## mips_core
module mips_core (
	input         clk,
	input         rst,           
	output [31:0] imem_addr,     
	input  [31:0] imem_rdata,    
	output [31:0] dmem_addr,     
	output [31:0] dmem_wdata,    
	output        dmem_we,       
	input  [31:0] dmem_rdata,    
	output        halt           
);
	wire pipeReset = rst;
	wire pipeWrite = 1'b1;
	wire syscall_D, syscall_E, syscall_M, syscall_W;
	wire [31:0] pcValue, pcNext;
	wire [31:0] pcPlus4_F, pcPlus4_D, pcPlus4_E;
	wire [31:0] pcOffsetNextInst_E;
	wire pcSrc;
	wire [31:0] instruction, instruction_D;
	wire [5:0] instrOpCode, instrFunct;
	wire [15:0] instrImm;
	wire [4:0] instrRs, instrRs_E;
	wire [4:0] instrRt, instrRt_E;
	wire [4:0] instrRd, instrRd_E;
	wire [4:0] instrShamt;
	wire [31:0] imm32_D, imm32_E;
	wire [31:0] regData1, regData1_E;
	wire [31:0] regData2, regData2_E, regData2_M;
	wire [31:0] writeData;
	wire [4:0] readReg1, readReg2;
	wire [4:0] writeReg_E, writeReg_M, writeReg;
	wire regWrite_D, regWrite_E, regWrite_M, regWrite;
	wire [31:0] aluOprd1, aluOprd2_FWD, aluOprd2;
	wire [4:0] aluShamt;
	wire [3:0] aluOp_D, aluOp;
	wire [31:0] aluResult, aluResult_M, aluResult_W;
	wire aluZero;
	wire [31:0] memDataOut, memDataOut_W;
	wire memWrite_D, memRead_D, loadFullWord_D, loadSigned_D;
	wire memWrite_E, memRead_E, loadFullWord_E, loadSigned_E;
	wire memWrite_M, memRead_M, loadFullWord_M, loadSigned_M;
	wire branch_D, aluSrc_D, regDst_D;
	wire branch_E, aluSrc_E, regDst_E;
	wire memToReg_D, memToReg_E, memToReg_M, memToReg_W;
	wire shift_D, shift_E;
	wire [1:0] fwdA, fwdB;
	assign pcPlus4_F = pcValue + 4;
	assign pcOffsetNextInst_E = pcPlus4_E + (imm32_E << 2);
	assign pcSrc = branch_E & aluZero;
  ...
For scale: about 4500 cells after synthesis, ~160 I/O pins, about 0.070 sq mm of cells after synthesis.
clock: 2.9 ns
lec_check: 0
cap_margin: 15
core_margin: 2
core_utilization: 72
cts_cluster_diameter: 98
cts_cluster_size: 41
place_density: 0.65
setup_slack_margin: -0.3
slew_margin: 20
run.sh (not shown) runs the stock make flow with config.mk's settings and CLKGATE_MAP_FILE=.
The starting point stopped in global routing (5_1_grt).
Change:
CAP_MARGIN = 20   (was 15)
CORE_UTILIZATION = 40   (was 72)
CTS_CLUSTER_DIAMETER = unset   (was 98)
CTS_CLUSTER_SIZE = unset   (was 41)
PLACE_DENSITY = unset   (was 0.65)
SETUP_SLACK_MARGIN = unset   (was -0.3)
clock period = 9.11 ns   (was 2.9 ns; I/O delays follow)
Result:
- The new run ran to the end with no violations
- area after synthesis is unchanged
- synthesized cell count stays the same
- die size went up by 79%
Change:
CORE_UTILIZATION = 72   (was 40)
CTS_CLUSTER_DIAMETER = 392   (was unset)
PLACE_DENSITY = 0.41   (was unset)
TNS_END_PERCENT = 10   (was unset)
clock period = 7.2 ns   (was 9.11 ns; I/O delays follow)
Result: Now the flow stopped in global routing (5_1_grt) on GRT-0116; synthesized area does not change; die area goes down by about 44%; synthesized cell count is unchanged.
Change:
CORE_UTILIZATION = 40   (was 72)
CTS_CLUSTER_DIAMETER = unset   (was 392)
PLACE_DENSITY = unset   (was 0.41)
TNS_END_PERCENT = unset   (was 10)
clock period = 10.0 ns   (was 7.2 ns; I/O delays follow)
Effect: The new run produced a clean layout; die area came out higher by about 80%; synthesized cell count is unchanged; synthesized area stays the same.

mips_core again, from the RTL that the note above started with.
Settings: LEC_CHECK=0, CAP_MARGIN=5, CORE_MARGIN=2, CORE_UTILIZATION=72, CTS_CLUSTER_DIAMETER=98, CTS_CLUSTER_SIZE=41, PLACE_DENSITY=0.65, SETUP_SLACK_MARGIN=0.73, SLEW_MARGIN=20; clock period 3.74 ns.
The starting point did not get past 4_1_cts.
Edit:
==> flow/config.mk (replaced) <==
export PLATFORM = sky130hd
export DESIGN_NAME = mips_core
export DESIGN_NICKNAME = mips_core
export VERILOG_FILES = /design/flow/design.v
export SDC_FILE = /design/flow/constraint.sdc
export NUM_CORES = 4
export LEC_CHECK = 0
export CAP_MARGIN = 20
export CORE_MARGIN = 2
export CORE_UTILIZATION = 58
export SLEW_MARGIN = 20
==> flow/constraint.sdc (replaced) <==
create_clock -name core_clock -period 5.06 [get_ports {clk}]
set_input_delay 1.0120 -clock core_clock [delete_from_list [all_inputs] [get_ports {clk}]]
set_output_delay 1.0120 -clock core_clock [all_outputs]
set_load 0.01 [all_outputs]
The changed run finished with setup timing left.
Synthesized area is unchanged.
Die size went up by 24%.
Synthesized cell count is unchanged.
Edit:
--- a/flow/config.mk
+++ b/flow/config.mk
@@ -7,5 +7,6 @@
 export LEC_CHECK = 0
-export CAP_MARGIN = 20
+export CAP_MARGIN = 35
 export CORE_MARGIN = 2
-export CORE_UTILIZATION = 58
+export CORE_UTILIZATION = 61
+export SETUP_SLACK_MARGIN = 1.27
 export SLEW_MARGIN = 20
Result: The changed run produced a layout that fails on setup timing; fmax decreases by 3.8%; hold slack gets worse by 0.027 ns; die size goes down by 4.9%; via count rises by 15%; setup slack degrades by 0.27 ns; global-route usage came out higher by 11 points.
Edit:
--- a/flow/config.mk
+++ b/flow/config.mk
@@ -7,6 +7,5 @@
 export LEC_CHECK = 0
-export CAP_MARGIN = 35
+export CAP_MARGIN = 20
 export CORE_MARGIN = 2
-export CORE_UTILIZATION = 61
-export SETUP_SLACK_MARGIN = 1.27
+export CORE_UTILIZATION = 40
 export SLEW_MARGIN = 20
==> flow/constraint.sdc (replaced) <==
create_clock -name core_clock -period 7.1 [get_ports {clk}]
set_input_delay 1.4200 -clock core_clock [delete_from_list [all_inputs] [get_ports {clk}]]
set_output_delay 1.4200 -clock core_clock [all_outputs]
set_load 0.01 [all_outputs]
=> This time the run finished clean. Routed wire length decreases by a quarter to a third. First-iteration DRC count came out lower by well over a third. Cell area goes down by a little under a tenth. Total power shrinks by a quarter to a third. Synthesized area stays the same.
No activity file was given, so power comes from the tool's default toggle rates.
